## run.sh

```bash
#!/bin/bash
# the make line also repeats each setting of config.mk as NAME=value (left out here)
make -C /OpenROAD-flow-scripts/flow DESIGN_CONFIG=/design/flow/config.mk WORK_HOME=/design/flow/orfs CLKGATE_MAP_FILE= finish
```

## config.mk

```make
export PLATFORM = sky130hd
export DESIGN_NAME = cnn_layer1
export DESIGN_NICKNAME = cnn_layer1
export VERILOG_FILES = /design/flow/design.v
export SDC_FILE = /design/flow/constraint.sdc
export NUM_CORES = 4
export LEC_CHECK = 0
export CAP_MARGIN = 0
export CORE_MARGIN = 2
export CORE_UTILIZATION = 72
export CTS_CLUSTER_DIAMETER = 29
export CTS_CLUSTER_SIZE = 36
export SETUP_SLACK_MARGIN = 1.44
export SLEW_MARGIN = 20
```

## constraint.sdc

```tcl
create_clock -name core_clock -period 6.18 [get_ports {clk}]
set_input_delay 1.2360 -clock core_clock [delete_from_list [all_inputs] [get_ports {clk}]]
set_output_delay 1.2360 -clock core_clock [all_outputs]
set_load 0.01 [all_outputs]
```

## design.v

```verilog
`timescale 1ns / 1ps
module mac(
    input [15:0] in,
    input [15:0] w,
    input [15:0] b,
    output [15:0] out
    );
wire [15:0] d;
assign d = w * in;
assign out = d + b;
endmodule
`timescale 1ns / 1ps
module mux(
    input [15:0] A,
    input [15:0] B,
    input reset,
    input sel,
    output reg [15:0] out
    );
    always @(*) begin
        if(reset)
            out =0;
        else begin
            if(sel)
                out=A;
            else
                out=B;
        end
    end
endmodule
`timescale 1ns / 1ps
module register(
    input clk,
    input reset,
    input [15:0] in,
    output [15:0] out
    );
reg [15:0] data;
assign out[15:0] = data[15:0];
always @(posedge clk) begin
	if (reset) begin
		data[15:0] <= 16'b0000000000000000;
	end
	else begin
		data[15:0] <= in[15:0];
	end
end
endmodule
`timescale 1ns / 1ps
module shift_reg #(
    parameter pool=0,
    parameter M=28,
    parameter P=2,
    parameter K=3
)
(
  input clk,
  input reset,
  input [15:0] data_in,
  output [15:0] data_out
);
localparam D = (pool)?M-P+1:M-K;
reg [D-1:0] hr_0; reg [D-1:0] hr_1; reg [D-1:0] hr_2; reg [D-1:0] hr_3;
reg [D-1:0] hr_4; reg [D-1:0] hr_5; reg [D-1:0] hr_6; reg [D-1:0] hr_7;
reg [D-1:0] hr_8; reg [D-1:0] hr_9; reg [D-1:0] hr_10; reg [D-1:0] hr_11;
reg [D-1:0] hr_12; reg [D-1:0] hr_13; reg [D-1:0] hr_14; reg [D-1:0] hr_15;
always @ (posedge clk) begin
    if(reset) begin
        hr_0 [D-1:0] <= 0;
        hr_1 [D-1:0] <= 0;
        hr_2 [D-1:0] <= 0;
        hr_3 [D-1:0] <= 0;
        hr_4 [D-1:0] <= 0;
        hr_5 [D-1:0] <= 0;
        hr_6 [D-1:0] <= 0;
        hr_7 [D-1:0] <= 0;
        hr_8 [D-1:0] <= 0;
        hr_9 [D-1:0] <= 0;
        hr_10 [D-1:0] <=0;
        hr_11 [D-1:0] <= 0;
        hr_12 [D-1:0] <= 0;
        hr_13 [D-1:0] <= 0;
        hr_14 [D-1:0] <= 0;
        hr_15 [D-1:0] <= 0;
    end
    else begin
        hr_0 [D-1:0] <= {hr_0[D-2:0], data_in[0]};
        hr_1 [D-1:0] <= {hr_1[D-2:0], data_in[1]};
        hr_2 [D-1:0] <= {hr_2[D-2:0], data_in[2]};
        hr_3 [D-1:0] <= {hr_3[D-2:0], data_in[3]};
        hr_4 [D-1:0] <= {hr_4[D-2:0], data_in[4]};
        hr_5 [D-1:0] <= {hr_5[D-2:0], data_in[5]};
        hr_6 [D-1:0] <= {hr_6[D-2:0], data_in[6]};
        hr_7 [D-1:0] <= {hr_7[D-2:0], data_in[7]};
        hr_8 [D-1:0] <= {hr_8[D-2:0], data_in[8]};
        hr_9 [D-1:0] <= {hr_9[D-2:0], data_in[9]};
        hr_10 [D-1:0] <= {hr_10[D-2:0], data_in[10]};
        hr_11 [D-1:0] <= {hr_11[D-2:0], data_in[11]};
        hr_12 [D-1:0] <= {hr_12[D-2:0], data_in[12]};
        hr_13 [D-1:0] <= {hr_13[D-2:0], data_in[13]};
        hr_14 [D-1:0] <= {hr_14[D-2:0], data_in[14]};
        hr_15 [D-1:0] <= {hr_15[D-2:0], data_in[15]};
    end
end
assign data_out[0] = hr_0[D-1]; assign data_out[1] = hr_1[D-1];
assign data_out[2] = hr_2[D-1]; assign data_out[3] = hr_3[D-1];
assign data_out[4] = hr_4[D-1]; assign data_out[5] = hr_5[D-1];
assign data_out[6] = hr_6[D-1]; assign data_out[7] = hr_7[D-1];
assign data_out[8] = hr_8[D-1]; assign data_out[9] = hr_9[D-1];
assign data_out[10] = hr_10[D-1]; assign data_out[11] = hr_11[D-1];
assign data_out[12] = hr_12[D-1]; assign data_out[13] = hr_13[D-1];
assign data_out[14] = hr_14[D-1]; assign data_out[15] = hr_15[D-1];
endmodule
`timescale 1ns / 1ps
module max_data(
    input [15:0] A,
    input [15:0] B,
    output reg [15:0] Y
    );
    always @(*) begin
        if(A>B)
            Y = A;
        else
            Y = B;
    end
endmodule
`timescale 1ns / 1ps
module conv_final #(
	parameter N=28,
	parameter M=28,
	parameter K=3,
	parameter P=2,
	parameter P_stride=2,
	parameter K_stride=2,
	parameter pool=0
) (
    	input clk,
    	input reset,
    	input [15:0] pxl_in,
		input i_data_valid,
		input [(K*K*16)-1:0]i_kernel_data,
   		output [15:0] pxl_out,
		output reg o_data_valid
    );
	wire [15:0] reg_00,reg_01,reg_02,sr_0;
	wire[15:0] reg_10, reg_11,reg_12,sr_1;
	wire[15:0] reg_20, reg_21,reg_22;
	wire [15:0] wire_00; wire [15:0] wire_01; wire [15:0] wire_02;
	wire [15:0] wire_10; wire [15:0] wire_11; wire [15:0] wire_12;
	wire [15:0] wire_20; wire [15:0] wire_21; wire [15:0] wire_22;
	wire signed [15:0] kernel [(K*K)-1:0];
	genvar i;
	generate
		for(i=0;i<(K*K);i=i+1) begin
			assign kernel[i] = i_kernel_data[16*(i)+:16];
		end
	endgenerate
	wire sel_1,sel_2,sel_3;
	wire [15:0] out_1,out_2,out_3,out_4,out_5,out_6,out_7,out_8,out_9;
	mux M1 (.A(pxl_in),.B(16'd0),.reset(reset),.sel(sel_1),.out(out_1));
	mac mac_00(out_1, kernel[0], 16'd0, wire_00);
	register r_00(clk, reset, wire_00, reg_00); 
	mux M2 (.A(pxl_in),.B(16'd0),.reset(reset),.sel(sel_2),.out(out_2));
	mac mac_01(out_2, kernel[1], reg_00, wire_01); 
	register r_01(clk, reset, wire_01, reg_01); 
	mux M3 (.A(pxl_in),.B(16'd0),.reset(reset),.sel(sel_3),.out(out_3));
	mac mac_02(out_3, kernel[2], reg_01, wire_02); 
	register r_02(clk, reset, wire_02, reg_02); 
	shift_reg #(.pool(0),.M(M),.K(K),.P(P)) row_1(.clk(clk),.reset(reset), .data_in(reg_02), .data_out(sr_0));
	mux M4 (.A(pxl_in),.B(16'd0),.reset(reset),.sel(sel_1),.out(out_4));
	mac mac_10(out_4, kernel[3], sr_0, wire_10); 
	register r_10(clk, reset, wire_10, reg_10); 
	mux M5 (.A(pxl_in),.B(16'd0),.reset(reset),.sel(sel_2),.out(out_5));
	mac mac_11(out_5, kernel[4], reg_10, wire_11); 
	register r_11(clk, reset, wire_11, reg_11); 
	mux M6 (.A(pxl_in),.B(16'd0),.reset(reset),.sel(sel_3),.out(out_6));
	mac mac_12(out_6, kernel[5], reg_11, wire_12); 
	register r_12(clk, reset, wire_12, reg_12); 
	shift_reg #(.pool(0),.M(M),.K(K),.P(P)) row_2(.clk(clk),.reset(reset), .data_in(reg_12), .data_out(sr_1));
	mux M7 (.A(pxl_in),.B(16'd0),.reset(reset),.sel(sel_1),.out(out_7));
	mac mac_20(out_7, kernel[6], sr_1, wire_20); 
	register r_20(clk, reset, wire_20, reg_20); 
	mux M8 (.A(pxl_in),.B(16'd0),.reset(reset),.sel(sel_2),.out(out_8));
	mac mac_21(out_8, kernel[7], reg_20, wire_21); 
	register r_21(clk, reset, wire_21, reg_21); 
	mux M9 (.A(pxl_in),.B(16'd0),.reset(reset),.sel(sel_3),.out(out_9));
	mac mac_22(out_9, kernel[8], reg_21, wire_22); 
	register r_22(clk, reset, wire_22, reg_22); 
	assign pxl_out = reg_22;	
	reg [9:0] counter;
	reg [$clog2(M)-1:0] col;
	reg [$clog2(M*M)-1:0] count_valid;
	always @(posedge clk) begin
		if ((reset == 1) | (!i_data_valid)) begin
			counter <= 0;
			col <= 0;
		end else begin
			counter <= counter + 1;
			if (col == M-1)
				col <= 0;
			else
				col <= col + 1;
		end
	end
	always @(posedge clk) begin
		if(reset) begin
		    count_valid <= 0;
			o_data_valid <= 1'b0;
		end
		else begin
			if(o_data_valid) begin
				count_valid <= count_valid+1;
				if(count_valid == (M*M)-1) begin
				    o_data_valid <= 1'b0;
				    count_valid <= 0;
				end
			end
			else if (i_data_valid && (counter == ((M*(K-1))/2)+((K-1)/2))) begin
				o_data_valid <= 1'b1;
			end
		end
	end
	assign sel_1 = i_data_valid & (col != M-1);
	assign sel_2 = i_data_valid;
	assign sel_3 = i_data_valid & (col != 0);
endmodule
`timescale 1ns / 1ps
module max_pooling #(
    parameter N=28,
	parameter M=28,
	parameter K=3,
	parameter P=2,
	parameter P_stride=2,
	parameter K_stride=2,
	parameter pool=1
    ) (
        input clk,
        input reset,
        input [15:0] pixel_in,
        input i_data_valid,
        output [15:0] o_max_pooled_pixel,
        output o_data_valid
    );
    wire [15:0] wire_1,reg1,sr_out,wire_2,reg2;
    register R1 (.clk(clk),.reset(reset),.in(pixel_in),.out(reg1));
    max_data M1(.A(pixel_in),.B(reg1),.Y(wire_1));
    shift_reg #(.M(M),.K(K),.pool(pool),.P(P)) LD1 (.clk(clk),.reset(reset),.data_in(wire_1),.data_out(sr_out));
    max_data M2(.A(sr_out),.B(pixel_in),.Y(wire_2));
    register R2 (.clk(clk),.reset(reset),.in(wire_2),.out(reg2));
    max_data M3(.A(pixel_in),.B(reg2),.Y(o_max_pooled_pixel));
    reg [$clog2(M)-1:0] col;
    reg row_odd;
    always@(posedge clk) begin
        if(reset | !(i_data_valid)) begin
            col <= 0;
            row_odd <= 1'b0;
        end
        else begin
            if(col == M-1) begin
                col <= 0;
                row_odd <= ~row_odd;
            end
            else begin
                col <= col+1;
            end
        end
    end
    assign o_data_valid = i_data_valid & row_odd & col[0];
endmodule
`timescale 1ns / 1ps
module cnn_layer1 (
    input          clk,
    input          reset,
    input  [15:0]  pxl_in,
    input          i_data_valid,
    input  [143:0] i_kernel_data,
    output [15:0]  conv_out,
    output         conv_valid,
    output [15:0]  pool_out,
    output         pool_valid
);
    conv_final #(
        .N(28), .M(28), .K(3), .P(2), .P_stride(2), .K_stride(1), .pool(0)
    ) C1 (
        .clk(clk),
        .reset(reset),
        .pxl_in(pxl_in),
        .i_data_valid(i_data_valid),
        .i_kernel_data(i_kernel_data),
        .pxl_out(conv_out),
        .o_data_valid(conv_valid)
    );
    max_pooling #(
        .N(28), .M(28), .K(3), .P(2), .P_stride(2), .K_stride(1), .pool(1)
    ) MP1 (
        .clk(clk),
        .reset(reset),
        .pixel_in(conv_out),
        .i_data_valid(conv_valid),
        .o_max_pooled_pixel(pool_out),
        .o_data_valid(pool_valid)
    );
endmodule
```

==> job_summary.md, run 1 <==
### Metrics collected by this job

| Metric | Value |
|---|---|
| Post-Syn Area | `79900 µm²` |
| Port buffer count | `196` |
| Yosys xor share | `4.06%` |
| Num CTS Buffers | `209` |
| First Err | `[ERROR GRT-0116] Global routing finished with congestion. Check the congestion regions in the DRC Viewer.` |
| Main logic family after synthesis | `adder cells` |
| HPWL Detailed | `154000 µm` |
| Die area | `114000 µm²` |
| Synthesis area per yosys | `79900 µm²` |
| Post-synth top area cell | `dfxtp_1` |
| Die width | `337 µm` |
| Gr usage total | `59.0%` |
| Registers, synthesis | `1440` |
| Final Wtd Congestion | `1.01` |
| Synth top cells by count | `dfxtp_1 (1440), inv_1 (1370), nor2b_1 (1306)` |
| Max-area cell share | `36.1%` |
| Synth Seq Share | `36.1%` |
| Num ports | `197` |
| Adders+Majority by Area | `29.0%` |
| Init Core Util | `72.4%` |
| Nets at Floorplan | `9657` |
| AO/OA Area Share | `2.03%` |
| Distinct cells, synth | `72` |
| Placeable Area | `110000 µm²` |
| Top-count cell post-synth | `dfxtp_1` |
| Overflow after GRT | `14` |
| CTS max path bufs | `3` |
| FFs w/ async S/R, synth | `0%` |
| Post-synth top flop | `dfxtp_1` |
| Top cells by area, synth | `dfxtp_1 (36%), fa_1 (21%), nor2b_1 (10%), ha_1 (8.1%), inv_1 (6.4%)` |
| Dpl ws | `-1.21 ns` |
| Yosys Instances | `8143` |
| # clock sinks | `1440` |
| Rows | `122` |
| Mux area share | `0.653%` |
| Status | `did not finish` |
| Root Driver | `clkbuf_16` |
| Die height | `337 µm` |
| EDFF count, synth | `0` |
| Syn. warnings | `7` |
| Htree depth | `4` |
| Mapped Cells | `8143` |
| Hold Buf Count CTS | `0` |
| Syn Area/Cell | `9.81 µm²` |
| Failing step | `global routing (5_1_grt)` |
| And+or+nand+nor area frac | `19.7%` |
timing repair:
item / CTS
pin swaps: 226
buffers inserted: 79
gates cloned: 10
endpoints found under the setup margin: 128
resized: 507
per-layer routing:
metal  track usage (%)  GRT overflow
met1              60.3             0
met2              83.0             8
met3              34.4             0
met4              54.2             6
met5              14.8             0
stage by stage:
step / cell area [µm²] / power (mW) / cells / utilization (%) / hold slack, ns
after detailed placement: 88900 / 18.1 / 10100 / 80.5 / 0.420
after global placement: 88900 / 17.8 / 10100 / 80.5 / 0.415
after CTS: 99500 / 32.4 / 10600 / 90.2 / 0.385
after floorplan: 81300 / 15.1 / 8143 / - / 0.414
==> run 2: changes to the inputs <==
Settings changed: ABC_AREA set to 1, CAP_MARGIN 0 to 20, CTS_CLUSTER_DIAMETER 29 to 335, CTS_CLUSTER_SIZE 36 to 98, PLACE_DENSITY set to 0.36, SETUP_SLACK_MARGIN 1.44 to 1.3, TNS_END_PERCENT set to 10.
Clock period 6.18 ns to 4.39 ns, I/O delays scaled along.
==> run 2 against run 1 <==
Against the previous run: the run again fails in global routing (5_1_grt); area after synthesis increased by 2.4%; synthesized cell count up 25%; die size rose by 2.4%.
==> job_summary.md, run 2 <==
### Metrics collected by this job

| Metric | Value |
|---|---|
| Hold Buf Count CTS | `0` |
| Top-count cell post-synth | `inv_1` |
| Cells after DPL | `12400` |
| Mapped Cells | `10200` |
| EDFF count, synth | `0` |
| Mux area share | `0%` |
| Placeable Area | `113000 µm²` |
| Yosys Instances | `10200` |
| Final Wtd Congestion | `1.01` |
| Top cells by area, synth | `dfxtp_1 (35%), fa_1 (20%), inv_1 (14%), nor2_1 (8.6%), ha_1 (7.9%)` |
| Gr usage total | `62.4%` |
| Synthesis area per yosys | `81800 µm²` |
| Port buffer count | `196` |
| Htree depth | `1` |
| Die width | `341 µm` |
| Post-synth top area cell | `dfxtp_1` |
| Post-synth top flop | `dfxtp_1` |
| Num CTS Buffers | `18` |
| Registers, synthesis | `1440` |
| Post-Syn Area | `81800 µm²` |
| HPWL Detailed | `206000 µm` |
| And+or+nand+nor area frac | `16.1%` |
| Syn Area/Cell | `8.05 µm²` |
| Die height | `341 µm` |
| Nets at Floorplan | `11700` |
| Max-area cell share | `35.2%` |
| # clock sinks | `1440` |
| Synth Seq Share | `35.2%` |
| FFs w/ async S/R, synth | `0%` |
| Failing step | `global routing (5_1_grt)` |
| Overflow after GRT | `14` |
| Dpl ws | `-3.20 ns` |
| Rows | `123` |
| Die area | `116000 µm²` |
| Num ports | `197` |
| Yosys xor share | `1.58%` |
| AO/OA Area Share | `3.35%` |
| Status | `did not finish` |
| Init Core Util | `72.6%` |
| Synth top cells by count | `inv_1 (3004), nor2_1 (1874), dfxtp_1 (1440)` |
| Adders+Majority by Area | `28.3%` |
| Main logic family after synthesis | `adder cells` |
| CTS max path bufs | `3` |
| Root Driver | `clkbuf_16` |
| First Err | `[ERROR GRT-0116] Global routing finished with congestion. Check the congestion regions in the DRC Viewer.` |
| Syn. warnings | `7` |
| Distinct cells, synth | `48` |
[run 2: per-stage QoR]
stage	cell area (µm²)	TNS [ns]
after floorplan	82800	-90.13
after global placement	91900	-430.82
after detailed placement	91900	-487.35
after CTS	94800	-165.64
[run 2: metal layers]
| layer | GRT overflow | track usage, % |
|---|---|---|
| met1 | 0 | 63.9 |
| met2 | 2 | 84.5 |
| met3 | 3 | 39.9 |
| met4 | 7 | 56.6 |
| met5 | 2 | 23.0 |
[run 2: repair_timing]
| action | 4_1_cts |
|---|---|
| pin swaps | 203 |
| setup endpoints to repair | 576 |
| hold endpoints to repair | 0 |
| cloned | 1 |
| gates resized | 423 |
| setup buffers | 114 |
==> run 3: changes to the inputs <==
Settings changed: ABC_AREA 1 to unset, CORE_UTILIZATION 72 to 68, CTS_CLUSTER_DIAMETER 335 to 30, CTS_CLUSTER_SIZE 98 to unset, HOLD_SLACK_MARGIN set to -0.08, MAX_ROUTING_LAYER set to met4, PLACE_DENSITY 0.36 to unset, SETUP_SLACK_MARGIN 1.3 to unset, TNS_END_PERCENT 10 to unset.
Clock period 4.39 ns to 2.89 ns, I/O delays scaled along.
==> run 3 against run 2 <==
Against the previous run: the flow again stops in global routing (5_1_grt); die size grew 3.3%; area after synthesis shrank 2.4%; synthesized cell count shrank 20%.
==> job_summary.md, run 3 <==
### Metrics collected by this job

| Metric | Value |
|---|---|
| Synthesis area per yosys | `79900 µm²` |
| Yosys xor share | `4.06%` |
| Gr usage total | `60.7%` |
| Syn. warnings | `7` |
| Overflow after GRT | `43` |
| Final Wtd Congestion | `1.04` |
| First Err | `[ERROR GRT-0232] Routing congestion too high. Check the congestion heatmap in the GUI.` |
| # clock sinks | `1440` |
| Init Core Util | `68.7%` |
| Die height | `347 µm` |
| Cells after DPL | `10200` |
| Failing step | `global routing (5_1_grt)` |
| Placeable Area | `116000 µm²` |
| Post-Syn Area | `79900 µm²` |
| Registers, synthesis | `1440` |
| FFs w/ async S/R, synth | `0%` |
| Max-area cell share | `36.1%` |
| HPWL Detailed | `157000 µm` |
| Distinct cells, synth | `72` |
| Syn Area/Cell | `9.81 µm²` |
| Status | `did not finish` |
| CTS max path bufs | `3` |
| Adders+Majority by Area | `29.0%` |
| Num CTS Buffers | `212` |
| Rows | `125` |
| Post-synth top area cell | `dfxtp_1` |
| Yosys Instances | `8143` |
| Die width | `347 µm` |
| Port buffer count | `196` |
| Synth Seq Share | `36.1%` |
| Die area | `120000 µm²` |
| Htree depth | `4` |
| Hold Buf Count CTS | `0` |
| Num ports | `197` |
| Nets at Floorplan | `9657` |
| Mux area share | `0.653%` |
| And+or+nand+nor area frac | `19.7%` |
| Root Driver | `clkbuf_16` |
| AO/OA Area Share | `2.03%` |
| Synth top cells by count | `dfxtp_1 (1440), inv_1 (1370), nor2b_1 (1306)` |
| Top-count cell post-synth | `dfxtp_1` |
| Post-synth top flop | `dfxtp_1` |
| Top cells by area, synth | `dfxtp_1 (36%), fa_1 (21%), nor2b_1 (10%), ha_1 (8.1%), inv_1 (6.4%)` |
| Mapped Cells | `8143` |
| Main logic family after synthesis | `adder cells` |
| EDFF count, synth | `0` |
[run 3: per-stage QoR]
stage          cell area, µm²  util [%]  setup slack (ns)
4_1_cts                100000      86.1             -3.26
3_5_place_dp            90100      77.4             -3.98
3_3_place_gp            90100      77.4             -3.83
2_1_floorplan           81900         -             -2.93
[run 3: per-layer routing]
metal / GRT usage, % / overflow
met5: - / -
met4: 46.5 / 20
met3: 35.2 / 1
met2: 81.8 / 19
met1: 65.1 / 3
[run 3: repair_timing]
| action | 4_1_cts |
|---|---|
| resized | 406 |
| pin swaps | 220 |
| setup endpoints to repair | 346 |
| cloned | 5 |
| buffers inserted | 86 |
==> run 4: changes to the inputs <==
Settings changed: CORE_UTILIZATION 68 to 57, CTS_CLUSTER_DIAMETER 30 to unset, HOLD_SLACK_MARGIN -0.08 to unset, MAX_ROUTING_LAYER met4 to unset.
Clock period 2.89 ns to 5.31 ns, I/O delays scaled along.
==> run 4 against run 3 <==
Against the previous run: the layout now fails its checks (negative setup slack); synthesized cell count did not move; die size rose by 19%; area after synthesis did not move.
==> job_summary.md, run 4 <==
## Synthesis and layout report

| Metric | Value |
|---|---|
| Status | `finished with violations` |
| Layout check fault list | `negative setup slack` |
| Via/cell ratio | `4.96` |
| Die width | `378 µm` |
| Setup crit start kind | `register` |
| Syn. warnings | `7` |
| Period minus WS final | `6.11 ns` |
| Hold Fails Final Rpt | `0` |
| Post-Syn Area | `79900 µm²` |
| Registers, synthesis | `1440` |
| R2r worst-path depth | `24` |
| Synthesis area per yosys | `79900 µm²` |
| Worst path depth | `24` |
| HPWL Detailed | `152000 µm` |
| Worst R2R End | `C1.r_02.data[15]` |
| Clock skew | `0.0730 ns` |
| Gr usage total | `29.1%` |
| Mux area share | `0.653%` |
| Final Setup Violations | `68` |
| Vias in the first global route | `56900` |
| Seq pwr share | `35.3%` |
| P&R area growth vs syn | `22.9%` |
| AO/OA Area Share | `2.03%` |
| Total chip power | `32.8 mW` |
| First-pass GRT wire length | `318000 µm` |
| Num ports | `197` |
| Avg WL per Cell | `18.6 µm` |
| Synth Seq Share | `36.1%` |
| Switch Pwr | `10.3 mW` |
| Critical Path AT | `6.78 ns` |
| Rel. slew slack | `24.5%` |
| Dpl ws | `-2.00 ns` |
| Slowest stage delay, CP | `0.53 ns` |
| CP endpoint kind | `register` |
| Top cells by area, synth | `dfxtp_1 (36%), fa_1 (21%), nor2b_1 (10%), ha_1 (8.1%), inv_1 (6.4%)` |
| R2r startpoint | `C1.col[1]` |
| Overflow after GRT | `0` |
| Cell family with most CP delay | `adder cells` |
| Mapped Cells | `8143` |
| Synth top cells by count | `dfxtp_1 (1440), inv_1 (1370), nor2b_1 (1306)` |
| Tool warnings | `52` |
| Hold Path End | `MP1.LD1.hr_2[21]` |
| # clock sinks | `1440` |
| Final net count | `10500` |
| Max FO, Critical Path | `26` |
| Comb group | `10.5 mW` |
| VDD IR max | `0.000382 V` |
| WP data required | `5.98 ns` |
| Port buffer count | `196` |
| Hold_sp | `MP1.LD1.hr_2[20]` |
| CP cell instances | `buf_6 -> inv_4 -> ha_4 -> nor4b_4 -> buf_4 -> buf_12 -> nor2b_2 -> buf_12 -> nand2_1 -> fa_1 -> fa_1 -> fa_1 -> inv_1 -> fa_1 -> fa_1 -> inv_1 -> fa_1 -> inv_1 -> ha_4 -> nor2b_1 -> a311o_1 -> a31oi_4 -> or3_4 -> a21oi_2` |
| Final Cycle Share | `115%` |
| Syn Area/Cell | `9.81 µm²` |
| Critical path's slowest cell | `fa_1` |
| Init Core Util | `57.3%` |
| Cells after DPL | `10500` |
| CP startpoint | `C1.col[1]` |
| EDFF count, synth | `0` |
| Placeable Area | `139000 µm²` |
| P_clk | `10.7 mW` |
| Num CTS Buffers | `142` |
| Worst hold path type | `reg2reg` |
| Combinational power share | `32.1%` |
| Yosys xor share | `4.06%` |
| Yosys Instances | `8143` |
| Worst-Skew Late Latency | `0.80 ns` |
| Total of max-cap violations | `0` |
| Peak Freq | `0.164 GHz` |
| RSZ-0062 raised after global routing | `true` |
| Crit path buf inv count | `8` |
| CTS max path bufs | `3` |
| Pin count of the biggest net entering global routing | `265` |
| Die height | `378 µm` |
| Final Cell Area | `98200 µm²` |
| Starting DRT DRC Count | `3488` |
| Root Driver | `clkbuf_16` |
| Crit path to | `C1.r_02.data[15]` |
| Post-synth top flop | `dfxtp_1` |
| Adders+Majority by Area | `29.0%` |
| ANT nets after route | `0` |
| Clock transition at path regs | `0.06 ns` |
| Nets at Floorplan | `9657` |
| Most used cell, CP | `fa_1` |
| FFs w/ async S/R, synth | `0%` |
| Wirelength, routed | `203000 µm` |
| Die area | `143000 µm²` |
| Via count | `54200` |
| Power Internal | `22.5 mW` |
| Htree depth | `4` |
| Sw Share | `31.3%` |
| Clock share of power | `32.6%` |
| R2R setup slack | `-0.80 ns` |
| PD cells | `334 nW/µm²` |
| Finished Layout Cells | `10900` |
| Hold path depth | `1` |
| WS Path Type | `reg2reg` |
| CTS tree | `done` |
| Final Wtd Congestion | `0.956` |
| Main logic family after synthesis | `adder cells` |
| Distinct cells, synth | `72` |
| Hold slack | `0.393 ns` |
| Final Max Tran Viols | `0` |
| And+or+nand+nor area frac | `19.7%` |
| Initial antenna violation count | `13` |
| Largest power group | `sequential cells` |
| Final setup margin | `-0.803 ns` |
| Post-synth top area cell | `dfxtp_1` |
| Max-area cell share | `36.1%` |
| Worst slew pin tran | `1.13 ns` |
| Rows | `137` |
| Power Sequential | `11.6 mW` |
| Fill count | `10700` |
| DP Area | `89900 µm²` |
| Top-count cell post-synth | `dfxtp_1` |
| Post-route DRC | `0` |
| Drt pass-1 iters | `5` |
| Static Leak | `45.1 nW` |
[run 4: metrics by stage]
step	setup TNS [ns]	utilization, %
final	-28.24	70.5
after floorplan	-38.68	-
after detailed placement	-132.80	64.5
after CTS	-25.16	69.7
after global placement	-130.21	64.5
after global routing	-41.18	70.5
[run 4: timing repair]
| action | in CTS | in global routing |
|---|---|---|
| buffers inserted | 93 | 42 |
| resized | 313 | 209 |
| pin swaps | 190 | 205 |
| hold buffers | 0 | 0 |
| setup endpoints to repair | 82 | 75 |
| hold endpoints to repair | 0 | 0 |
| gates cloned | 7 | 7 |
[run 4: metal layers]
layer,global-route usage (%),wire (µm),up-vias
met3,6.07,14700,328
met2,45.6,90600,1490
met1,40.3,91300,26600
met5,0,49,-
met4,9.23,6400,8
li1,-,-,25800
[run 4: area by class of cell]
| type | instances | area [µm²] | area share, % |
|---|---|---|---|
| timing repair buffer | 1057 | 10000 | 10.2 |
| clock inverter | 69 | 1190 | 1.21 |
| antenna | 6 | 15.0 | 0.0153 |
| clock buffer | 190 | 4000 | 4.08 |
| inverter | 1370 | 5150 | 5.24 |
| multi-input combinational | 4931 | 46700 | 47.5 |
| sequential | 1440 | 28800 | 29.4 |
| tap | 1876 | 2350 | 2.39 |
==> run 5: changes to the inputs <==
Settings changed: ABC_AREA set to 1, CORE_UTILIZATION 57 to 72, CTS_CLUSTER_DIAMETER set to 237, CTS_CLUSTER_SIZE set to 99, PLACE_DENSITY set to 0.38.
Clock period 5.31 ns to 5.67 ns, I/O delays scaled along.
==> run 5 against run 4 <==
Against the previous run: the run now fails in global routing (5_1_grt); die size decreased by 19%; area after synthesis up 2.4%; synthesized cell count is 25% higher.
==> job_summary.md, run 5 <==
### Metrics collected by this job

| Metric | Value |
|---|---|
| Status | `did not finish` |
| Failing step | `global routing (5_1_grt)` |
| First Err | `[ERROR GRT-0232] Routing congestion too high. Check the congestion heatmap in the GUI.` |
| Yosys Instances | `10200` |
| Num CTS Buffers | `20` |
| FFs w/ async S/R, synth | `0%` |
| Post-Syn Area | `81800 µm²` |
| Mux area share | `0%` |
| Htree depth | `1` |
| Max-area cell share | `35.2%` |
| And+or+nand+nor area frac | `16.1%` |
| Die height | `341 µm` |
| Num ports | `197` |
| AO/OA Area Share | `3.35%` |
| Root Driver | `clkbuf_16` |
| Yosys xor share | `1.58%` |
| EDFF count, synth | `0` |
| Post-synth top flop | `dfxtp_1` |
| Rows | `123` |
| DP Area | `92800 µm²` |
| Synth top cells by count | `inv_1 (3004), nor2_1 (1874), dfxtp_1 (1440)` |
| Final Wtd Congestion | `0.988` |
| Distinct cells, synth | `48` |
| Die width | `341 µm` |
| Syn. warnings | `7` |
| Init Core Util | `72.6%` |
| Top-count cell post-synth | `inv_1` |
| Overflow after GRT | `184` |
| Cells after DPL | `12400` |
| Gr usage total | `69.2%` |
| Adders+Majority by Area | `28.3%` |
| # clock sinks | `1440` |
| Synthesis area per yosys | `81800 µm²` |
| HPWL Detailed | `202000 µm` |
| Mapped Cells | `10200` |
| Top cells by area, synth | `dfxtp_1 (35%), fa_1 (20%), inv_1 (14%), nor2_1 (8.6%), ha_1 (7.9%)` |
| Port buffer count | `196` |
| Post-synth top area cell | `dfxtp_1` |
| Registers, synthesis | `1440` |
| CTS max path bufs | `3` |
| Synth Seq Share | `35.2%` |
| Main logic family after synthesis | `adder cells` |
| Syn Area/Cell | `8.05 µm²` |
| Nets at Floorplan | `11700` |
| Die area | `116000 µm²` |
| Placeable Area | `113000 µm²` |
-- run 5: per-layer routing --
| metal | GRT usage [%] | GRT overflow |
|---|---|---|
| met1 | 70.7 | 4 |
| met2 | 88.1 | 92 |
| met3 | 51.5 | 12 |
| met5 | 28.6 | 4 |
| met4 | 62.7 | 72 |
-- run 5: through the flow --
stage	setup WS, ns	TNS, ns	power (mW)
3_5_place_dp	-1.91	-109.92	19.8
4_1_cts	-0.574	-9.32	23.9
3_3_place_gp	-1.55	-93.69	19.3
2_1_floorplan	-0.552	-9.89	16.1
-- run 5: timing repair --
| action | in CTS |
|---|---|
| gates resized | 408 |
| setup buffers | 140 |
| cloned | 3 |
| pin swaps | 220 |
| hold buffers | 0 |
| endpoints found under the setup margin | 73 |
==> run 6: changes to the inputs <==
Settings changed: ABC_AREA 1 to unset, CAP_MARGIN 20 to 35, CORE_UTILIZATION 72 to 70, CTS_CLUSTER_DIAMETER 237 to 57, CTS_CLUSTER_SIZE 99 to 15, PLACE_DENSITY 0.38 to unset.
Clock period 5.67 ns to 5.31 ns, I/O delays scaled along.
==> run 6 against run 5 <==
Against the previous run: now fails the layout checks on negative setup slack; die size up 0.40%; area after synthesis down 2.4%; synthesized cell count down 20%.
==> job_summary.md, run 6 <==
## Synthesis and layout report

| Metric | Value |
|---|---|
| Status | `finished with violations` |
| Layout check fault list | `negative setup slack` |
| Setup TNS | `-36.12 ns` |
| Worst slew pin tran | `1.02 ns` |
| Top cells by area, synth | `dfxtp_1 (36%), fa_1 (21%), nor2b_1 (10%), ha_1 (8.1%), inv_1 (6.4%)` |
| Synthesis area per yosys | `79900 µm²` |
| Placeable Area | `113000 µm²` |
| # clock sinks | `1440` |
| Synth top cells by count | `dfxtp_1 (1440), inv_1 (1370), nor2b_1 (1306)` |
| Switch Pwr | `10.8 mW` |
| Hold_sp | `MP1.LD1.hr_3[9]` |
| P&R area growth vs syn | `21.6%` |
| Hold Fails Final Rpt | `0` |
| CTS max path bufs | `3` |
| Drt pass-1 iters | `6` |
| Crit path buf inv count | `8` |
| WS Path Type | `reg2reg` |
| Combinational power share | `35.0%` |
| CP startpoint | `C1.col[0]` |
| Gr usage total | `39.5%` |
| Registers, synthesis | `1440` |
| Init Core Util | `70.8%` |
| Starting DRT DRC Count | `5315` |
| Sw Share | `33.7%` |
| Port buffer count | `196` |
| Vias in the first global route | `62900` |
| Tool warnings | `38` |
| CP endpoint kind | `register` |
| Largest power group | `sequential cells` |
| Post-Syn Area | `79900 µm²` |
| Grt met3 use | `10.4%` |
| R2r worst-path depth | `26` |
| Rows | `123` |
| Max-area cell share | `36.1%` |
| Crit path to | `C1.r_00.data[15]` |
| Max FO, Critical Path | `6` |
| Final Wtd Congestion | `0.997` |
| Final Max Tran Viols | `0` |
| And+or+nand+nor area frac | `19.7%` |
| Worst path depth | `26` |
| Hold Path End | `MP1.LD1.hr_3[10]` |
| ANT nets after route | `0` |
| Die width | `342 µm` |
| Setup crit start kind | `register` |
| EDFF count, synth | `0` |
| Critical path's slowest cell | `fa_1` |
| R2R setup slack | `-0.97 ns` |
| Synth Seq Share | `36.1%` |
| AO/OA Area Share | `2.03%` |
| Worst hold path type | `reg2reg` |
| Mapped Cells | `8143` |
| Htree depth | `4` |
| CTS tree | `done` |
| Slowest stage delay, CP | `0.52 ns` |
| Adders+Majority by Area | `29.0%` |
| WP data required | `5.94 ns` |
| Clock share of power | `28.8%` |
| Final setup margin | `-0.966 ns` |
| Initial antenna violation count | `21` |
| Final net count | `10400` |
| Rel. slew slack | `32.0%` |
| Pin count of the biggest net entering global routing | `266` |
| Wirelength, routed | `236000 µm` |
| Total of max-cap violations | `0` |
| Avg WL per Cell | `22.5 µm` |
| Finished Layout Cells | `10500` |
| Cells after DPL | `10200` |
| Power Sequential | `11.6 mW` |
| Syn Area/Cell | `9.81 µm²` |
| Distinct cells, synth | `72` |
| VDD IR max | `0.000502 V` |
| Num CTS Buffers | `130` |
| Met2 Use GR | `64.2%` |
| Clock transition at path regs | `0.07 ns` |
| Yosys Instances | `8143` |
| HPWL Detailed | `156000 µm` |
| Num ports | `197` |
| Die area | `117000 µm²` |
| Final Setup Violations | `71` |
| Fill count | `5466` |
| Top-count cell post-synth | `dfxtp_1` |
| Comb group | `11.3 mW` |
| Root Driver | `clkbuf_16` |
| Hold path depth | `1` |
| Clock skew | `0.0726 ns` |
| Die height | `342 µm` |
| Nets at Floorplan | `9657` |
| FFs w/ async S/R, synth | `0%` |
| Critical Path AT | `6.90 ns` |
| Total chip power | `32.1 mW` |
| Mux area share | `0.653%` |
| GRT met1 Usage | `49.5%` |
| Busiest grt layer | `met2` |
| Core Util, Final | `86.1%` |
| Worst-Skew Late Latency | `0.79 ns` |
| RSZ-0062 raised after global routing | `true` |
| Seq pwr share | `36.2%` |
| Syn. warnings | `7` |
| Static Leak | `44.6 nW` |
| Post-synth top area cell | `dfxtp_1` |
| Overflow after GRT | `0` |
| Cell family with most CP delay | `adder cells` |
| Peak Freq | `0.159 GHz` |
| Yosys xor share | `4.06%` |
| Power Internal | `21.3 mW` |
| First-pass GRT wire length | `351000 µm` |
| Period minus WS final | `6.28 ns` |
| Via/cell ratio | `5.56` |
| Via count | `58200` |
| R2r startpoint | `C1.col[0]` |
| Post-route DRC | `0` |
| Most used cell, CP | `fa_1` |
| P_clk | `9.25 mW` |
| Post-synth top flop | `dfxtp_1` |
| Main logic family after synthesis | `adder cells` |
| Final Cycle Share | `118%` |
| Worst R2R End | `C1.r_00.data[15]` |
| PD cells | `331 nW/µm²` |
==> run 6: what timing repair did <==
item                                    in CTS  in global routing
hold buffers                                 0                  0
pin swaps                                  136                280
cloned                                      11                  3
endpoints found under the setup margin      89                 75
setup buffers                               70                 75
resized                                    243                404
==> run 6: layout make-up <==
cell class	count	area, µm²	share of cell area, %
multi-input combinational	4932	47200	48.6
sequential	1440	28800	29.7
timing repair buffer	1058	10000	10.3
inverter	1370	5140	5.30
clock buffer	134	3290	3.39
tap	1500	1880	1.93
clock inverter	40	753	0.776
antenna	7	17.5	0.0180
==> run 6: layer usage <==
metal / up-vias / share of wire, %
met5: - / 0.059
li1: 25700 / -
met2: 3027 / 47
met3: 913 / 10
met1: 28600 / 37
met4: 22 / 5.9
==> run 6: metrics by stage <==
stage               hold WS [ns]  area (µm²)  worst slack (ns)
floorplan                  0.414       81300             -1.00
global placement           0.416       89300             -1.97
detailed placement         0.420       89300             -1.99
CTS                        0.407       95100            -0.778
global route               0.412       97100             -1.12
finish                     0.412       97100            -0.966
==> run 7: changes to the inputs <==
Settings changed: CAP_MARGIN 35 to 5, CORE_UTILIZATION 70 to 72, CTS_CLUSTER_DIAMETER 57 to 99, CTS_CLUSTER_SIZE 15 to 14, PLACE_DENSITY set to 0.65, SETUP_SLACK_MARGIN set to -0.4, SLEW_MARGIN 20 to 5.
Clock period 5.31 ns to 5.93 ns, I/O delays scaled along.
==> run 7 against run 6 <==
Against the previous run: still fails the layout checks on negative setup slack; area after synthesis did not move; final area fell by 4.3%; critical path depth fell by 2; largest cell class unchanged; non-clock buffer count fell by 101; register-to-register slack got worse by 0.16 ns.
==> job_summary.md, run 7 <==
## Synthesis and layout report

| Metric | Value |
|---|---|
| Die area | `114000 µm²` |
| CP cell instances | `buf_4 -> nor2b_4 -> and2_4 -> nor2b_4 -> buf_12 -> clkbuf_16 -> buf_4 -> nand2_1 -> fa_1 -> fa_1 -> inv_1 -> ha_1 -> ha_1 -> inv_1 -> fa_1 -> inv_1 -> ha_1 -> buf_4 -> a21oi_1 -> o21ai_0 -> o211a_1 -> o31a_1 -> buf_4 -> a211oi_1` |
| Sequential cell area | `28800 µm²` |
| HPWL Detailed | `155000 µm` |
| Tool warnings | `61` |
| Post-synth top flop | `dfxtp_1` |
| RSZ-0062 raised after global routing | `true` |
| Synth top cells by count | `dfxtp_1 (1440), inv_1 (1370), nor2b_1 (1306)` |
| Setup TNS | `-14.94 ns` |
| Wirelength, routed | `257000 µm` |
| Max-area cell share | `36.1%` |
| Pin count of the biggest net entering global routing | `262` |
| Distinct cells, synth | `72` |
| Init Core Util | `72.4%` |
| CP endpoint kind | `register` |
| R2R setup slack | `-1.13 ns` |
| Final Cell Area | `92900 µm²` |
| CP startpoint | `i_data_valid` |
| Layout check fault list | `negative setup slack` |
| Mapped Cells | `8143` |
| AO/OA Area Share | `2.03%` |
| Final Cycle Share | `119%` |
| Seq pwr share | `39.1%` |
| Static Leak | `43.4 nW` |
| Peak Freq | `0.141 GHz` |
| P&R area growth vs syn | `16.3%` |
| Setup crit start kind | `input port` |
| Placeable Area | `110000 µm²` |
| Worst R2R End | `C1.r_12.data[10]` |
| Worst-Skew Late Latency | `0.76 ns` |
| Registers, synthesis | `1440` |
| Num ports | `197` |
| Post-synth top area cell | `dfxtp_1` |
| Hold Fails Final Rpt | `0` |
| P_clk | `7.47 mW` |
| Gr usage total | `43.0%` |
| Yosys xor share | `4.06%` |
| Post-Syn Area | `79900 µm²` |
| CTS tree | `done` |
| Crit path buf inv count | `9` |
| Syn Area/Cell | `9.81 µm²` |
| Crit path to | `C1.r_12.data[10]` |
| Htree depth | `3` |
| Comb group | `8.77 mW` |
| R2r worst-path depth | `26` |
| Syn. warnings | `7` |
| Rel. slew slack | `13.4%` |
| Top-count cell post-synth | `dfxtp_1` |
| Initial antenna violation count | `27` |
| Top cells by area, synth | `dfxtp_1 (36%), fa_1 (21%), nor2b_1 (10%), ha_1 (8.1%), inv_1 (6.4%)` |
| Adders+Majority by Area | `29.0%` |
| Power Internal | `17.7 mW` |
| Via count | `59700` |
| Critical path's slowest cell | `a211oi_1` |
| Worst path depth | `24` |
| Combinational power share | `32.9%` |
| DP Area | `88500 µm²` |
| Final Setup Violations | `47` |
| FFs w/ async S/R, synth | `0%` |
| Sw Share | `33.7%` |
| Avg WL per Cell | `24.9 µm` |
| Via/cell ratio | `5.78` |
| CTS max path bufs | `3` |
| Main logic family after synthesis | `adder cells` |
| Port buffer count | `196` |
| Power Sequential | `10.4 mW` |
| Hold path depth | `1` |
| VDD IR max | `0.000423 V` |
| Post-route DRC | `0` |
| Synthesis area per yosys | `79900 µm²` |
| Die height | `337 µm` |
| Vias in the first global route | `62900` |
| Num CTS Buffers | `117` |
| Starting DRT DRC Count | `6326` |
| Period minus WS final | `7.07 ns` |
| Cell family with most CP delay | `adder cells` |
| Slowest stage delay, CP | `1.03 ns` |
| Overflow after GRT | `0` |
| EDFF count, synth | `0` |
| Mux area share | `0.653%` |
| Clock transition at path regs | `0.08 ns` |
| Worst hold path type | `reg2reg` |
| Most used cell, CP | `buf_4` |
| Yosys Instances | `8143` |
| # clock sinks | `1440` |
| Max FO, Critical Path | `7` |
| Clock share of power | `28.0%` |
| Clock skew | `0.0664 ns` |
| Hold Path End | `MP1.LD1.hr_6[2]` |
| And+or+nand+nor area frac | `19.7%` |
| Final Wtd Congestion | `1.01` |
| Fill count | `5706` |
| Finished Layout Cells | `10300` |
| Drt pass-1 iters | `10` |
| Total of max-cap violations | `0` |
| Final setup margin | `-1.14 ns` |
| Final Max Tran Viols | `0` |
| Synth Seq Share | `36.1%` |
| Hold Buf Count CTS | `0` |
| Nets at Floorplan | `9657` |
| Hold_sp | `MP1.LD1.hr_6[1]` |
| WP data required | `6.49 ns` |
| First-pass GRT wire length | `366000 µm` |
| ANT nets after route | `0` |
| Switch Pwr | `8.99 mW` |
| R2r startpoint | `C1.col[0]` |
| Root Driver | `clkbuf_16` |
| Critical Path AT | `7.63 ns` |
| Hold slack | `0.389 ns` |
| PD cells | `287 nW/µm²` |
| Cells after DPL | `10100` |
| Logic area | `45200 µm²` |
| Worst slew pin tran | `1.29 ns` |
| Rows | `122` |
| Largest power group | `sequential cells` |
| Die width | `337 µm` |
| Core Util, Final | `84.2%` |
| WS Path Type | `in2reg` |
| Final net count | `10300` |
| Status | `finished with violations` |
==> run 7: routing by layer <==
metal | global-route usage (%) | part of all wire, % | up-vias
li1 | - | - | 25400
met2 | 69.6 | 45 | 3925
met5 | 0 | 0.12 | -
met3 | 10.8 | 11 | 1450
met4 | 24.4 | 7.9 | 28
met1 | 52.8 | 35 | 28900
==> run 7: layout make-up <==
cell class / instances / area share, %
sequential: 1440 / 31.0
multi-input combinational: 4931 / 48.6
tap: 1488 / 2.00
timing repair buffer: 957 / 9.28
clock buffer: 119 / 3.18
inverter: 1370 / 5.53
antenna: 19 / 0.0512
clock inverter: 15 / 0.318
==> run 7: metrics by stage <==
| stage | total power [mW] | worst slack, ns |
|---|---|---|
| floorplan | 15.4 | -0.505 |
| global placement | 18.3 | -1.36 |
| detailed placement | 18.6 | -1.54 |
| CTS | 25.9 | -0.400 |
| global route | 27.6 | -1.09 |
| finish | 26.7 | -1.14 |
==> run 7: what timing repair did <==
action | 4_1_cts | 5_1_grt
setup buffers | 14 | 38
gates cloned | 0 | 10
pin swaps | 5 | 41
setup endpoints to repair | 42 | 37
gates resized | 17 | 107
==> run 8: changes to the inputs <==
Settings changed: CORE_UTILIZATION 72 to 71, CTS_CLUSTER_DIAMETER 99 to 93, CTS_CLUSTER_SIZE 14 to unset, PLACE_DENSITY 0.65 to unset, SETUP_SLACK_MARGIN -0.4 to unset, SLEW_MARGIN 5 to 20.
Clock period 5.93 ns to 5.45 ns, I/O delays scaled along.
==> run 8 against run 7 <==
Against the previous run: the layout still fails its checks (negative setup slack); combinational power rose by about 30%; final area rose by 4.3%; wire length rose by 7.1%; sequential power rose by 9%; total power rose by 24%; synthesized cell count did not move; critical path type is now reg2reg; critical endpoint is now C1.r_12.data[14]; highest routed layer unchanged.
==> job_summary.md, run 8 <==
## Synthesis and layout report

| Metric | Value |
|---|---|
| AO/OA Area Share | `2.03%` |
| Nets at Floorplan | `9657` |
| Tool warnings | `63` |
| R2R setup slack | `-1.76 ns` |
| Crit path buf inv count | `13` |
| Period minus WS final | `7.21 ns` |
| Synth top cells by count | `dfxtp_1 (1440), inv_1 (1370), nor2b_1 (1306)` |
| Syn. warnings | `7` |
| Worst-Skew Late Latency | `0.85 ns` |
| Yosys Instances | `8143` |
| Post-synth top area cell | `dfxtp_1` |
| Setup crit start kind | `register` |
| WS Path Type | `reg2reg` |
| P_clk | `10.3 mW` |
| Htree depth | `4` |
| Setup TNS | `-41.68 ns` |
| Final Cell Area | `96900 µm²` |
| Hold Path End | `MP1.LD1.hr_0[14]` |
| Finished Layout Cells | `10500` |
| Hold path depth | `1` |
| P&R area growth vs syn | `21.3%` |
| Die width | `339 µm` |
| Crit path to | `C1.r_12.data[14]` |
| Fill count | `5333` |
| FFs w/ async S/R, synth | `0%` |
| Port buffer count | `196` |
| Critical Path AT | `7.84 ns` |
| Worst hold path type | `reg2reg` |
| Combinational power share | `34.5%` |
| Seq pwr share | `34.4%` |
| R2r worst-path depth | `29` |
| Root Driver | `clkbuf_16` |
| Mux area share | `0.653%` |
| Clock transition at path regs | `0.08 ns` |
| Sw Share | `34.8%` |
| Worst slew pin tran | `1.16 ns` |
| EDFF count, synth | `0` |
| Layout check fault list | `negative setup slack` |
| Final Wtd Congestion | `1.02` |
| Comb group | `11.4 mW` |
| Distinct cells, synth | `72` |
| Placeable Area | `112000 µm²` |
| Critical path's slowest cell | `fa_2` |
| Hold slack | `0.414 ns` |
| PD cells | `340 nW/µm²` |
| Power Sequential | `11.3 mW` |
| Final setup margin | `-1.76 ns` |
| Main logic family after synthesis | `adder cells` |
| Peak Freq | `0.139 GHz` |
| Top-count cell post-synth | `dfxtp_1` |
| RSZ-0062 raised after global routing | `true` |
| Clock share of power | `31.1%` |
| CP startpoint | `C1.col[1]` |
| Rel. slew slack | `22.9%` |
| Total of max-cap violations | `0` |
| Num CTS Buffers | `135` |
| Sequential cell area | `28800 µm²` |
| Pin count of the biggest net entering global routing | `253` |
| Drt pass-1 iters | `15` |
| Largest power group | `combinational cells` |
| Yosys xor share | `4.06%` |
| Worst path depth | `29` |
| WP data required | `6.08 ns` |
| Syn Area/Cell | `9.81 µm²` |
| Post-synth top flop | `dfxtp_1` |
| CP endpoint kind | `register` |
| Power Internal | `21.5 mW` |
| Die area | `115000 µm²` |
| Max FO, Critical Path | `13` |
| Overflow after GRT | `0` |
| Post-Syn Area | `79900 µm²` |
| Init Core Util | `71.3%` |
| Worst R2R End | `C1.r_12.data[14]` |
| # clock sinks | `1440` |
| Switch Pwr | `11.5 mW` |
| And+or+nand+nor area frac | `19.7%` |
| Synthesis area per yosys | `79900 µm²` |
| Clock skew | `0.0714 ns` |
| DP Area | `89100 µm²` |
| Final net count | `10400` |
| Final Setup Violations | `69` |
| Top cells by area, synth | `dfxtp_1 (36%), fa_1 (21%), nor2b_1 (10%), ha_1 (8.1%), inv_1 (6.4%)` |
| HPWL Detailed | `155000 µm` |
| VDD IR max | `0.000442 V` |
| Post-route DRC | `0` |
| Status | `finished with violations` |
| Avg WL per Cell | `26.2 µm` |
| Via/cell ratio | `5.91` |
| Initial antenna violation count | `36` |
| Synth Seq Share | `36.1%` |
| Final Cycle Share | `132%` |
| Via count | `62300` |
| Wirelength, routed | `276000 µm` |
| Die height | `339 µm` |
| Rows | `123` |
| Starting DRT DRC Count | `7538` |
| CTS tree | `done` |
| Slowest stage delay, CP | `0.70 ns` |
| Mapped Cells | `8143` |
| First-pass GRT wire length | `384000 µm` |
| Registers, synthesis | `1440` |
| Static Leak | `44.5 nW` |
| Hold_sp | `MP1.LD1.hr_0[13]` |
| Num ports | `197` |
| R2r startpoint | `C1.col[1]` |
| Hold Fails Final Rpt | `0` |
| Final Max Tran Viols | `0` |
| Vias in the first global route | `65500` |
| ANT nets after route | `0` |
| Gr usage total | `44.2%` |
| Cell family with most CP delay | `adder cells` |
| Max-area cell share | `36.1%` |
| Cells after DPL | `10100` |
| Adders+Majority by Area | `29.0%` |
| Logic area | `46800 µm²` |
| CTS max path bufs | `3` |
[run 8: final cells by class]
class | instances | share of cell area (%)
multi-input cells | 4933 | 48.3
flip-flops and latches | 1440 | 29.8
repair buffers | 1010 | 9.69
inverters | 1370 | 5.31
clock buffers | 181 | 3.88
well taps | 1500 | 1.94
clock inverters | 65 | 0.992
diodes | 34 | 0.0878
[run 8: routing by layer]
layer | track usage [%] | vias up | wire length, µm
met5 | 0.817 | - | 432
met4 | 27.7 | 20 | 24000
met3 | 13.4 | 1778 | 35400
met2 | 70.1 | 4725 | 122000
met1 | 52.8 | 30000 | 94200
li1 | - | 25700 | -
[run 8: timing repair]
item / 4_1_cts / 5_1_grt
setup buffers: 84 / 34
endpoints found under the setup margin: 92 / 75
resized: 329 / 217
hold buffers: 0 / 0
pin swaps: 201 / 150
cloned: 9 / 0
[run 8: stage by stage]
| step | util, % | power, mW | setup slack, ns |
|---|---|---|---|
| 2_1_floorplan | - | 17.1 | -0.888 |
| 3_3_place_gp | 79.5 | 20.3 | -1.92 |
| 3_5_place_dp | 79.5 | 20.5 | -1.91 |
| 4_1_cts | 85.5 | 31.3 | -0.700 |
| 5_1_grt | 86.4 | 33.9 | -1.70 |
| 6_report | 86.5 | 33.0 | -1.76 |
==> run 9: changes to the inputs <==
Settings changed: CELL_PAD_IN_SITES_DETAIL_PLACEMENT set to 0, CELL_PAD_IN_SITES_GLOBAL_PLACEMENT set to 0, CORE_ASPECT_RATIO set to 1.09, CORE_UTILIZATION 71 to 72, CTS_CLUSTER_DIAMETER 93 to 58, CTS_CLUSTER_SIZE set to 78, MAX_ROUTING_LAYER set to met4.
Clock period 5.45 ns to 5.13 ns, I/O delays scaled along.
==> run 9 against run 8 <==
Against the previous run: the run now fails in global routing (5_1_grt); synthesized cell count did not move; die size shrank 1.4%; area after synthesis stayed put.
==> job_summary.md, run 9 <==
### Metrics collected by this job

| Metric | Value |
|---|---|
| Top-count cell post-synth | `dfxtp_1` |
| Nets at Floorplan | `9657` |
| Init Core Util | `72.6%` |
| Rows | `127` |
| Post-synth top area cell | `dfxtp_1` |
| Post-synth top flop | `dfxtp_1` |
| Post-Syn Area | `79900 µm²` |
| Yosys Instances | `8143` |
| Status | `did not finish` |
| And+or+nand+nor area frac | `19.7%` |
| Top cells by area, synth | `dfxtp_1 (36%), fa_1 (21%), nor2b_1 (10%), ha_1 (8.1%), inv_1 (6.4%)` |
| Die area | `114000 µm²` |
| Htree depth | `3` |
| # clock sinks | `1440` |
| Max-area cell share | `36.1%` |
| Syn Area/Cell | `9.81 µm²` |
| Synth Seq Share | `36.1%` |
| EDFF count, synth | `0` |
| Die width | `323 µm` |
| Final Wtd Congestion | `0.993` |
| Port buffer count | `196` |
| HPWL Detailed | `159000 µm` |
| Num CTS Buffers | `77` |
| Mapped Cells | `8143` |
| Adders+Majority by Area | `29.0%` |
| Mux area share | `0.653%` |
| Syn. warnings | `7` |
| Registers, synthesis | `1440` |
| Synthesis area per yosys | `79900 µm²` |
| Distinct cells, synth | `72` |
| Root Driver | `clkbuf_16` |
| Die height | `352 µm` |
| Cells after DPL | `10100` |
| Num ports | `197` |
| Placeable Area | `110000 µm²` |
| Failing step | `global routing (5_1_grt)` |
| Yosys xor share | `4.06%` |
| CTS max path bufs | `3` |
| FFs w/ async S/R, synth | `0%` |
| Main logic family after synthesis | `adder cells` |
| AO/OA Area Share | `2.03%` |
| Synth top cells by count | `dfxtp_1 (1440), inv_1 (1370), nor2b_1 (1306)` |
run 9: timing repair:
action,CTS
endpoints found under the setup margin,98
cloned,10
pin swaps,198
hold buffers,0
setup buffers,72
gates resized,341
run 9: per-stage QoR:
| step | utilization, % | power [mW] | setup slack (ns) | cell area [µm²] |
|---|---|---|---|---|
| global placement | 81.1 | 21.7 | -2.18 | 89200 |
| CTS | 85.6 | 30.5 | -1.12 | 94100 |
| detailed placement | 81.1 | 22.0 | -2.28 | 89200 |
| floorplan | - | 18.2 | -1.14 | 81400 |
==> run 10: changes to the inputs <==
Settings changed: CAP_MARGIN 5 to 0, CELL_PAD_IN_SITES_DETAIL_PLACEMENT 0 to unset, CELL_PAD_IN_SITES_GLOBAL_PLACEMENT 0 to unset, CORE_ASPECT_RATIO 1.09 to unset, CTS_CLUSTER_DIAMETER 58 to 30, CTS_CLUSTER_SIZE 78 to 34, HOLD_SLACK_MARGIN set to -0.08, MAX_ROUTING_LAYER met4 to unset, SETUP_SLACK_MARGIN set to 0.95, TNS_END_PERCENT set to 5.
Clock period 5.13 ns to 3.28 ns, I/O delays scaled along.
==> run 10 against run 9 <==
Against the previous run: the run again fails in global routing (5_1_grt); die size barely moved; synthesized cell count did not move; area after synthesis did not move.
==> job_summary.md, run 10 <==
### Metrics collected by this job

| Metric | Value |
|---|---|
| Status | `did not finish` |
| Failing step | `global routing (5_1_grt)` |
| First Err | `[ERROR GRT-0116] Global routing finished with congestion. Check the congestion regions in the DRC Viewer.` |
| Top cells by area, synth | `dfxtp_1 (36%), fa_1 (21%), nor2b_1 (10%), ha_1 (8.1%), inv_1 (6.4%)` |
| Synthesis area per yosys | `79900 µm²` |
| Distinct cells, synth | `72` |
| Gr usage total | `67.1%` |
| AO/OA Area Share | `2.03%` |
| Yosys Instances | `8143` |
| Htree depth | `4` |
| Post-synth top flop | `dfxtp_1` |
| Num CTS Buffers | `207` |
| Syn Area/Cell | `9.81 µm²` |
| Overflow after GRT | `36` |
| Final Wtd Congestion | `1.01` |
| EDFF count, synth | `0` |
| Die area | `114000 µm²` |
| Init Core Util | `72.4%` |
| FFs w/ async S/R, synth | `0%` |
| Hold Buf Count CTS | `0` |
| Port buffer count | `196` |
| Synth Seq Share | `36.1%` |
| Post-synth top area cell | `dfxtp_1` |
| Adders+Majority by Area | `29.0%` |
| CTS max path bufs | `3` |
| Max-area cell share | `36.1%` |
| Post-Syn Area | `79900 µm²` |
| Yosys xor share | `4.06%` |
| Cells after DPL | `10200` |
| Die width | `337 µm` |
| Registers, synthesis | `1440` |
| Placeable Area | `110000 µm²` |
| Top-count cell post-synth | `dfxtp_1` |
| Nets at Floorplan | `9657` |
| Mapped Cells | `8143` |
| Rows | `122` |
| Die height | `337 µm` |
| Syn. warnings | `7` |
| And+or+nand+nor area frac | `19.7%` |
| Main logic family after synthesis | `adder cells` |
| # clock sinks | `1440` |
| Mux area share | `0.653%` |
| Synth top cells by count | `dfxtp_1 (1440), inv_1 (1370), nor2b_1 (1306)` |
| HPWL Detailed | `158000 µm` |
| Root Driver | `clkbuf_16` |
| Num ports | `197` |
## run 10: through the flow
step | worst slack (ns) | utilization (%) | instance area, µm² | setup TNS (ns)
after global placement | -3.81 | 80.4 | 88800 | -606.14
after detailed placement | -3.86 | 80.4 | 88800 | -625.68
after CTS | -3.12 | 89.8 | 99100 | -293.53
after floorplan | -2.62 | - | 80600 | -212.27
## run 10: routing by layer
| metal | overflow | GRT usage, % |
|---|---|---|
| met5 | 4 | 28.1 |
| met4 | 15 | 61.4 |
| met3 | 12 | 48.1 |
| met2 | 4 | 86.3 |
| met1 | 1 | 68.9 |
## run 10: what timing repair did
action	4_1_cts
pin swaps	277
gates cloned	9
resized	517
setup buffers	66
endpoints found under the setup margin	1005
==> run 11: changes to the inputs <==
Settings changed: CAP_MARGIN 0 to 20, CORE_UTILIZATION 72 to 27, CTS_CLUSTER_DIAMETER 30 to unset, CTS_CLUSTER_SIZE 34 to unset, HOLD_SLACK_MARGIN -0.08 to unset, SETUP_SLACK_MARGIN 0.95 to unset, TNS_END_PERCENT 5 to unset.
Clock period 3.28 ns to 7.37 ns, I/O delays scaled along.
==> run 11 against run 10 <==
Against the previous run: now clean on timing, DRC and antenna; area after synthesis stayed put; synthesized cell count unchanged; die size increased to 2.6 times the previous value.
==> job_summary.md, run 11 <==
## Synthesis and layout report

| Metric | Value |
|---|---|
| Post-synth top flop | `dfxtp_1` |
| Max FO, Critical Path | `17` |
| R2r startpoint | `C1.col[0]` |
| CTS max path bufs | `3` |
| Setup crit start kind | `input port` |
| Final Cycle Share | `97.4%` |
| Most used cell, CP | `fa_1` |
| Power Internal | `15.2 mW` |
| Synth Seq Share | `36.1%` |
| Hold Buf Count CTS | `0` |
| Final Cell Area | `94200 µm²` |
| P&R area growth vs syn | `17.9%` |
| Init Core Util | `27.2%` |
| Total of max-cap violations | `0` |
| And+or+nand+nor area frac | `19.7%` |
| Num CTS Buffers | `138` |
| Avg WL per Cell | `15.9 µm` |
| Vias in the first global route | `52900` |
| Static Leak | `42.6 nW` |
| Drt pass-1 iters | `7` |
| Via/cell ratio | `4.09` |
| Final Setup Violations | `0` |
| Htree depth | `4` |
| Main logic family after synthesis | `adder cells` |
| Max-area cell share | `36.1%` |
| Synth top cells by count | `dfxtp_1 (1440), inv_1 (1370), nor2b_1 (1306)` |
| CTS tree | `done` |
| Hold path depth | `1` |
| Setup Fix Bufs, Post-CTS | `0` |
| Largest power group | `sequential cells` |
| FFs w/ async S/R, synth | `0%` |
| Hold Path End | `C1.row_2.hr_2[20]` |
| # clock sinks | `1440` |
| Overflow after GRT | `0` |
| Clock skew | `0.0461 ns` |
| CP startpoint | `i_data_valid` |
| WS Path Type | `in2reg` |
| Pin count of the biggest net entering global routing | `220` |
| Hold_sp | `C1.row_2.hr_2[19]` |
| Top cells by area, synth | `dfxtp_1 (36%), fa_1 (21%), nor2b_1 (10%), ha_1 (8.1%), inv_1 (6.4%)` |
| Mux area share | `0.653%` |
| Crit path to | `C1.r_10.data[15]` |
| Die width | `548 µm` |
| Starting DRT DRC Count | `3438` |
| Tool warnings | `45` |
| R2r worst-path depth | `26` |
| Switch Pwr | `6.84 mW` |
| Final Wtd Congestion | `0.907` |
| Core Util, Final | `32.0%` |
| Clock share of power | `33.0%` |
| Die height | `548 µm` |
| Die area | `300000 µm²` |
| Registers, synthesis | `1440` |
| Initial antenna violation count | `43` |
| Final net count | `10100` |
| Num ports | `197` |
| Seq pwr share | `37.8%` |
| WP data required | `8.06 ns` |
| Crit path buf inv count | `7` |
| Worst hold path type | `reg2reg` |
| Sw Share | `31.0%` |
| R2R setup slack | `0.58 ns` |
| CP cell instances | `clkdlybuf4s50_1 -> buf_4 -> nand2b_1 -> nor2_4 -> buf_4 -> and2_1 -> buf_12 -> nand2_1 -> fa_1 -> fa_1 -> inv_1 -> fa_1 -> fa_1 -> inv_1 -> fa_1 -> fa_1 -> inv_1 -> ha_1 -> and4_1 -> a211oi_1 -> xnor3_1 -> nor2_1` |
| Worst-Skew Late Latency | `0.78 ns` |
| Worst slew pin tran | `1.07 ns` |
| DP Area | `89300 µm²` |
| Dpl ws | `-0.572 ns` |
| Nets at Floorplan | `9657` |
| Distinct cells, synth | `72` |
| Status | `complete, no violations` |
| Hold Fails Final Rpt | `0` |
| Combinational power share | `29.2%` |
| Adders+Majority by Area | `29.0%` |
| Synthesis area per yosys | `79900 µm²` |
| EDFF count, synth | `0` |
| AO/OA Area Share | `2.03%` |
| Syn Area/Cell | `9.81 µm²` |
| Hold slack | `0.392 ns` |
| HPWL Detailed | `155000 µm` |
| Port buffer count | `196` |
| ANT nets after route | `0` |
| CP endpoint kind | `register` |
| Worst R2R End | `C1.r_10.data[15]` |
| Root Driver | `clkbuf_16` |
| Rel. slew slack | `28.8%` |
| Setup TNS | `0 ns` |
| Critical path's slowest cell | `fa_1` |
| Slowest stage delay, CP | `0.53 ns` |
| Via count | `51700` |
| Peak Freq | `0.139 GHz` |
| Top-count cell post-synth | `dfxtp_1` |
| Clock transition at path regs | `0.06 ns` |
| Critical Path AT | `7.86 ns` |
| Comb group | `6.44 mW` |
| Final setup margin | `0.193 ns` |
| Final Max Tran Viols | `0` |
| Cells after DPL | `12400` |
| Power Sequential | `8.34 mW` |
| PD cells | `234 nW/µm²` |
| Yosys xor share | `4.06%` |
| Yosys Instances | `8143` |
| Period minus WS final | `7.18 ns` |
| Cell family with most CP delay | `adder cells` |
| Finished Layout Cells | `12600` |
| Placeable Area | `294000 µm²` |
| Post-route DRC | `0` |
| Rows | `199` |
| Resize count post-CTS | `0` |
| Worst path depth | `22` |
| Post-synth top area cell | `dfxtp_1` |
| First-pass GRT wire length | `314000 µm` |
| Post-Syn Area | `79900 µm²` |
| Total chip power | `22.1 mW` |
| Wirelength, routed | `201000 µm` |
| Gr usage total | `13.5%` |
| Mapped Cells | `8143` |
| RSZ-0062 raised after global routing | `false` |
| P_clk | `7.28 mW` |
| VDD IR max | `0.000190 V` |
| Syn. warnings | `7` |
[run 11: layout make-up]
type	count	area (µm²)
fill	30200	200000
multi-input combinational	4931	44400
sequential	1440	28800
timing repair buffer	706	6110
inverter	1370	5140
tap	3919	4900
clock buffer	185	3830
clock inverter	69	960
antenna	15	37.5
[run 11: metal layers]
metal	share of wire (%)	wire (µm)	global-route usage, %	vias up
met3	5.5	11100	1.90	330
met2	48	96600	23.0	1289
met5	0.028	56	0	-
met1	43	87000	17.6	25000
met4	3.3	6550	4.46	8
li1	-	-	-	25000
Power is estimated from default activity; no workload was simulated.
